yarrow:
Design pixel_generation, start of the top module:
module pixel_generation(
    input clk,                               
    input reset,                             
    input video_on,                          
    input [9:0] x, y,    
    input KEY_UP, KEY_DOWN, KEY_LEFT, KEY_RIGHT,
    output reg [11:0] rgb                    
    );
    reg [1:0] direction;
    reg [1:0] game_state;
    reg [1:0] lives_rem;
    reg game_result;
    reg [1:0] gs;                            
    reg gr;                                  
    parameter X_MAX = 639;                   
    parameter Y_MAX = 479;                   
    parameter SQ_RGB = 12'h00F;              
    parameter BG_RGB = 12'h000;              
    parameter SQUARE_SIZE = 32;              
    parameter SQUARE_VELOCITY_POS = 1;           
    parameter SQUARE_VELOCITY_NEG = 1;
    parameter RECT_RGB = 12'hFFF;
    parameter FLAG_RGB = 12'hF00;
    parameter FLAG_STICK_RGB = 12'hFF0;
    parameter GAME_OVER_RGB = 12'hF0F;
    parameter GAME_START_RGB = 12'h000;
    parameter START_RGB = 12'hFFF;
    parameter WON_RGB = 12'hFFF;
    parameter LOST_RGB = 12'hFFF;
  ...
export LEC_CHECK = 0
export CAP_MARGIN = 20
export CORE_MARGIN = 2
export CORE_UTILIZATION = 63
export CTS_CLUSTER_DIAMETER = 247
export MAX_ROUTING_LAYER = met4
export MIN_ROUTING_LAYER = met1
export SETUP_SLACK_MARGIN = -0.04
export SLEW_MARGIN = 20
export TNS_END_PERCENT = 70
create_clock -name core_clock -period 4.84 [get_ports {clk}]
run.sh (not shown) runs the stock make flow with config.mk's settings and CLKGATE_MAP_FILE=.
The layout from yarrow, despite a flow that completed every stage, fails the layout checks, with the failing checks listed as setup timing.
diff inputs: yarrow => tundra
Settings: clearing MAX_ROUTING_LAYER, which used to be met4; clearing CTS_CLUSTER_DIAMETER, which used to be 247; clearing TNS_END_PERCENT, which used to be 70; clearing MIN_ROUTING_LAYER, which used to be met1; swapping 63 for 66 in CORE_UTILIZATION; clearing SETUP_SLACK_MARGIN, which used to be -0.04; swapping 4.84 for 8.18 in the clock period (ns, I/O delays scaled along).
## What came out
tundra finished end to end and its layout was clean on timing, DRC and antenna. yarrow: all stages done; final checks FAILED (setup timing). Buffer-and-inverter tally for the worst setup path in tundra is 1 lower than in yarrow. Taking yarrow as the reference point, the final estimated routing congestion in global placement of tundra falls by about 7%. tundra: worst hold slack 0.032 ns above yarrow.
Input-level comparison between garnet and tundra:
Settings: CORE_UTILIZATION: 66 -> 58; the clock period (ns, I/O delays scaled along): 8.18 -> 8.23.
==> comparison <==
~same logic area in garnet and tundra. The number of placement rows of garnet is higher than that of tundra. Met1 track demand over resource in global routing, garnet and tundra: lower on garnet. | area after synthesis | garnet vs tundra | ≈ equal |. Looking at garnet and tundra, the final clock skew is a wash. garnet vs. tundra: post-synthesis to final-layout area growth higher; final wirelength up 2000 um.
--- input diff garnet..maple ---
Settings: CORE_UTILIZATION: 58 -> 67; CTS_CLUSTER_SIZE: unset -> 100; CTS_CLUSTER_DIAMETER: unset -> 175; the clock period (ns, I/O delays scaled along): 8.23 -> 10.0.
==> results <==
- Changes observed in maple relative to garnet: worst slew slack as a fraction of its limit fell 2.2 points, sequential share of layout area about even.
- maple against garnet: met2 wire length lost 8.3%; number of buffers added to fix hold violations after cts neither gained nor lost much.
Inputs modified between maple and zinc:
Settings: changing CORE_UTILIZATION from 67 to 68; changing CTS_CLUSTER_SIZE from 100 to 21; removing CTS_CLUSTER_DIAMETER (formerly 175); changing the clock period (ns, I/O delays scaled along) from 10.0 to 4.89.
Findings:
- Completing all stages was not enough for zinc: its layout failed the final checks because of setup timing.
- Cmp maple and zinc / final wirelength / lower: maple
- Compared with maple, zinc shows a higher worst-case headroom to the max-slew limit.

========
pixel_generation again, from the RTL that the note above started with.
make LEC_CHECK=0 ABC_AREA=1 CAP_MARGIN=20 CORE_MARGIN=2 CORE_UTILIZATION=44 CTS_CLUSTER_DIAMETER=177 CTS_CLUSTER_SIZE=30 SLEW_MARGIN=20 finish   # period 10.0 ns
The baseline completed without violations.
Next try:
- ABC_AREA: 1 -> unset
- CORE_UTILIZATION: 44 -> 40
- CTS_CLUSTER_DIAMETER: 177 -> unset
- CTS_CLUSTER_SIZE: 30 -> 44
- HOLD_SLACK_MARGIN: unset -> -0.01
After rerunning: First-iteration DRC count went up by 14%. Critical path depth went down by 6. Register-to-register slack loses 0.93 ns. Sequential share of layout area is about the same. Final area went up by 0.91%.

========
pixel_generation again, from the RTL that the note above started with.
make LEC_CHECK=0 ABC_AREA=1 CAP_MARGIN=40 CELL_PAD_IN_SITES_GLOBAL_PLACEMENT=1 CORE_ASPECT_RATIO=0.52 CORE_MARGIN=10 CORE_UTILIZATION=20 CTS_CLUSTER_DIAMETER=392 GPL_TIMING_DRIVEN=1 MAX_ROUTING_LAYER=met4 MIN_ROUTING_LAYER=met1 SETUP_SLACK_MARGIN=1.91 SLEW_MARGIN=15 TNS_END_PERCENT=20 finish   # period 14.6 ns
The first run completed without violations.
Edit:
Settings changed: ABC_AREA 1 to default, CAP_MARGIN 40 to 0, CORE_MARGIN 10 to 7, CTS_CLUSTER_DIAMETER 392 to 247, GPL_TIMING_DRIVEN 1 to 0, HOLD_SLACK_MARGIN from default to 0.18, SETUP_SLACK_MARGIN 1.91 to 1.52, SLEW_MARGIN 15 to 20.
Clock period 14.6 ns to 6.62 ns, I/O delays scaled along.
The new run went through all stages and came out clean.
Worst setup slack gets worse by 2.7 ns.
Final area went up by 22%.
Synthesized cell count shrinks by 22%.

========
## job 101
pixel_generation again, from the RTL that the note above started with.
Design pixel_generation, start of the top module:
module pixel_generation(
    input clk,                               
    input reset,                             
    input video_on,                          
    input [9:0] x, y,    
    input KEY_UP, KEY_DOWN, KEY_LEFT, KEY_RIGHT,
    output reg [11:0] rgb                    
    );
==> flow/config.mk <==
export PLATFORM = sky130hd
export DESIGN_NAME = pixel_generation
export DESIGN_NICKNAME = pixel_generation
export VERILOG_FILES = /design/flow/design.v
export SDC_FILE = /design/flow/constraint.sdc
export NUM_CORES = 4
export LEC_CHECK = 0
export CAP_MARGIN = 15
export CELL_PAD_IN_SITES_DETAIL_PLACEMENT = 1
export CELL_PAD_IN_SITES_GLOBAL_PLACEMENT = 1
export CORE_ASPECT_RATIO = 0.91
export CORE_MARGIN = 2
export CORE_UTILIZATION = 40
export CTS_CLUSTER_DIAMETER = 270
export CTS_CLUSTER_SIZE = 68
export HOLD_SLACK_MARGIN = -0.01
export PLACE_DENSITY_LB_ADDON = 0.13
export SETUP_SLACK_MARGIN = -0.73
export SLEW_MARGIN = 20
export TNS_END_PERCENT = 55
==> flow/constraint.sdc <==
create_clock -name core_clock -period 9.57 [get_ports {clk}]
set_input_delay 1.9140 -clock core_clock [delete_from_list [all_inputs] [get_ports {clk}]]
set_output_delay 1.9140 -clock core_clock [all_outputs]
set_load 0.01 [all_outputs]
Job 101: full flow OK, the timing, DRC and antenna checks passed
The following lists how job 102 was set up differently from job 101:
# job 101
export LEC_CHECK = 0
export CAP_MARGIN = 15
export CELL_PAD_IN_SITES_DETAIL_PLACEMENT = 1
export CELL_PAD_IN_SITES_GLOBAL_PLACEMENT = 1
export CORE_ASPECT_RATIO = 0.91
export CORE_MARGIN = 2
export CORE_UTILIZATION = 40
export CTS_CLUSTER_DIAMETER = 270
export CTS_CLUSTER_SIZE = 68
export HOLD_SLACK_MARGIN = -0.01
export PLACE_DENSITY_LB_ADDON = 0.13
export SETUP_SLACK_MARGIN = -0.73
export SLEW_MARGIN = 20
export TNS_END_PERCENT = 55
create_clock -name core_clock -period 9.57 [get_ports {clk}]
# job 102
export LEC_CHECK = 0
export CAP_MARGIN = 35
export CELL_PAD_IN_SITES_GLOBAL_PLACEMENT = 1
export CORE_ASPECT_RATIO = 1.04
export CORE_MARGIN = 2
export CORE_UTILIZATION = 40
export CTS_CLUSTER_DIAMETER = 23
export CTS_CLUSTER_SIZE = 44
export HOLD_SLACK_MARGIN = -0.01
export SETUP_SLACK_MARGIN = -0.73
export SLEW_MARGIN = 20
create_clock -name core_clock -period 9.57 [get_ports {clk}]
--- outcome ---
Job 101: PASS, flow complete, no timing, DRC or antenna violations. No stage failed in job 102, and the final checks on the layout all came back clean. Summary of job 102 over job 101: post-route worst setup slack has increased, count of plain and timing-repair buffers has increased, number of instances in the placed design has increased, wire length of the first global-routing pass has decreased.
> inputs changed (job 102 -> job 103)
# job 102
export LEC_CHECK = 0
export CAP_MARGIN = 35
export CELL_PAD_IN_SITES_GLOBAL_PLACEMENT = 1
export CORE_ASPECT_RATIO = 1.04
export CORE_MARGIN = 2
export CORE_UTILIZATION = 40
export CTS_CLUSTER_DIAMETER = 23
export CTS_CLUSTER_SIZE = 44
export HOLD_SLACK_MARGIN = -0.01
export SETUP_SLACK_MARGIN = -0.73
export SLEW_MARGIN = 20
create_clock -name core_clock -period 9.57 [get_ports {clk}]
# job 103
export LEC_CHECK = 0
export CAP_MARGIN = 20
export CORE_MARGIN = 2
export CORE_UTILIZATION = 60
export SLEW_MARGIN = 20
create_clock -name core_clock -period 5.0 [get_ports {clk}]
==> results <==
Job 103: flow complete, layout not clean; failing: setup timing. Cmp job 103 and job 102 / data arrival time of the critical path / lower: job 103. Measured against job 103, the global-route wire length before repair of job 102 comes out at 1.07 times the reference value. [compare] base=job 102 new=job 103: sequential share of layout area dropped 1.2 points; reg-to-reg setup timing slack dropped 3.40 ns; amount of wire on met2 after detailed routing dropped 15%; routed wire length dropped 4300 µm; post-route worst hold slack dropped 0.011 ns. Job 103: via count higher than job 102. Against job 102, job 103 comes in 4.0 points higher on relative slew slack. Diff job 103..job 102 | chip area estimate from yosys synthesis | unchanged.

========
pixel_generation again, from the RTL that the note above started with.
clock: 6.62 ns
lec_check: 0
abc_area: 1
cap_margin: 20
core_margin: 7
core_utilization: 63
cts_cluster_diameter: 247
cts_cluster_size: 100
max_routing_layer: met4
min_routing_layer: met1
place_density_lb_addon: 0.08
setup_slack_margin: 1.15
slew_margin: 20
tns_end_percent: 5
Then changed:
==> flow/config.mk (replaced) <==
export PLATFORM = sky130hd
export DESIGN_NAME = pixel_generation
export DESIGN_NICKNAME = pixel_generation
export VERILOG_FILES = /design/flow/design.v
export SDC_FILE = /design/flow/constraint.sdc
export NUM_CORES = 4
export LEC_CHECK = 0
export CAP_MARGIN = 20
export CORE_MARGIN = 2
export CORE_UTILIZATION = 63
export CTS_CLUSTER_DIAMETER = 247
export MAX_ROUTING_LAYER = met4
export MIN_ROUTING_LAYER = met1
export SETUP_SLACK_MARGIN = 1.06
export SLEW_MARGIN = 20
export TNS_END_PERCENT = 70
==> flow/constraint.sdc (replaced) <==
create_clock -name core_clock -period 5.72 [get_ports {clk}]
set_input_delay 1.1440 -clock core_clock [delete_from_list [all_inputs] [get_ports {clk}]]
set_output_delay 1.1440 -clock core_clock [all_outputs]
set_load 0.01 [all_outputs]
Result: Worst setup slack is worse by 510 ps; global-route usage came out higher by 13 points; clock-buffer cell count does not change; final area came out higher by about 15%; worst hold slack barely changes; wire length came out higher by 16%; synthesized cell count came out lower by about 22%; non-clock buffer count came out higher by 177.
Then changed:
==> flow/config.mk (replaced) <==
export PLATFORM = sky130hd
export DESIGN_NAME = pixel_generation
export DESIGN_NICKNAME = pixel_generation
export VERILOG_FILES = /design/flow/design.v
export SDC_FILE = /design/flow/constraint.sdc
export NUM_CORES = 4
export LEC_CHECK = 0
export CAP_MARGIN = 20
export CORE_MARGIN = 2
export CORE_UTILIZATION = 29
export SLEW_MARGIN = 20
==> flow/constraint.sdc (replaced) <==
create_clock -name core_clock -period 14.6 [get_ports {clk}]
set_input_delay 2.9200 -clock core_clock [delete_from_list [all_inputs] [get_ports {clk}]]
set_output_delay 2.9200 -clock core_clock [all_outputs]
set_load 0.01 [all_outputs]
Effect:
- non-clock buffer count drops by 200
- sequential share of layout area rises by 0.97 points
- first-iteration DRC count drops by a quarter to a third
- worst hold slack barely changes
- utilization fell by 49 points
- critical path depth falls by 4
- area after synthesis does not change
- clock-buffer cell count went up by 2
- worst setup slack gains 3400 ps
Then changed:
--- a/flow/config.mk
+++ b/flow/config.mk
@@ -8,4 +8,6 @@
 export CAP_MARGIN = 20
 export CORE_MARGIN = 2
-export CORE_UTILIZATION = 29
+export CORE_UTILIZATION = 66
+export CTS_CLUSTER_DIAMETER = 398
+export CTS_CLUSTER_SIZE = 99
 export SLEW_MARGIN = 20
==> flow/constraint.sdc (replaced) <==
create_clock -name core_clock -period 7.29 [get_ports {clk}]
set_input_delay 1.4580 -clock core_clock [delete_from_list [all_inputs] [get_ports {clk}]]
set_output_delay 1.4580 -clock core_clock [all_outputs]
set_load 0.01 [all_outputs]
Register-to-register slack degrades by 7300 ps; cell area goes down by 0.91%; via count goes up by 4.4%.

========
== rev 12 ==
pixel_generation again, from the RTL that the note above started with.
Settings: LEC_CHECK=0, CAP_MARGIN=20, CORE_MARGIN=2, CORE_UTILIZATION=72, CTS_CLUSTER_SIZE=21, PLACE_DENSITY_LB_ADDON=0.0, SLEW_MARGIN=20, TNS_END_PERCENT=5; clock period 4.89 ns.
Rev 12 is listed as incomplete: the tool reported an error in global routing and the run ended there.
Modified inputs, rev 13 compared to rev 12
- removing CTS_CLUSTER_SIZE (formerly 21)
- setting SETUP_SLACK_MARGIN to 2.45 for the first time
- removing TNS_END_PERCENT (formerly 5)
- changing CORE_UTILIZATION from 72 to 40
- removing PLACE_DENSITY_LB_ADDON (formerly 0.0)
- changing the clock period (ns, I/O delays scaled along) from 4.89 to 8.71
==> results <==
- Rev 13 -> rev 12: count of library flops with an enable pin delta 0, exact match
- Taking rev 12 as 1.0, rev 13 lands at 1.19 on number of instances resized during post-cts repair.
- Rev 13 | status: complete | timing, DRC, antenna: pass
- Buffer count from post-CTS setup fixing came out lower on rev 13 than on rev 12.
- The floorplan core density number comes out higher for rev 12 vs rev 13.
- Taking rev 12 as the reference, in rev 13 die area went up 0.013 mm^2; area share of and/or/nand/nor cells after synthesis held.
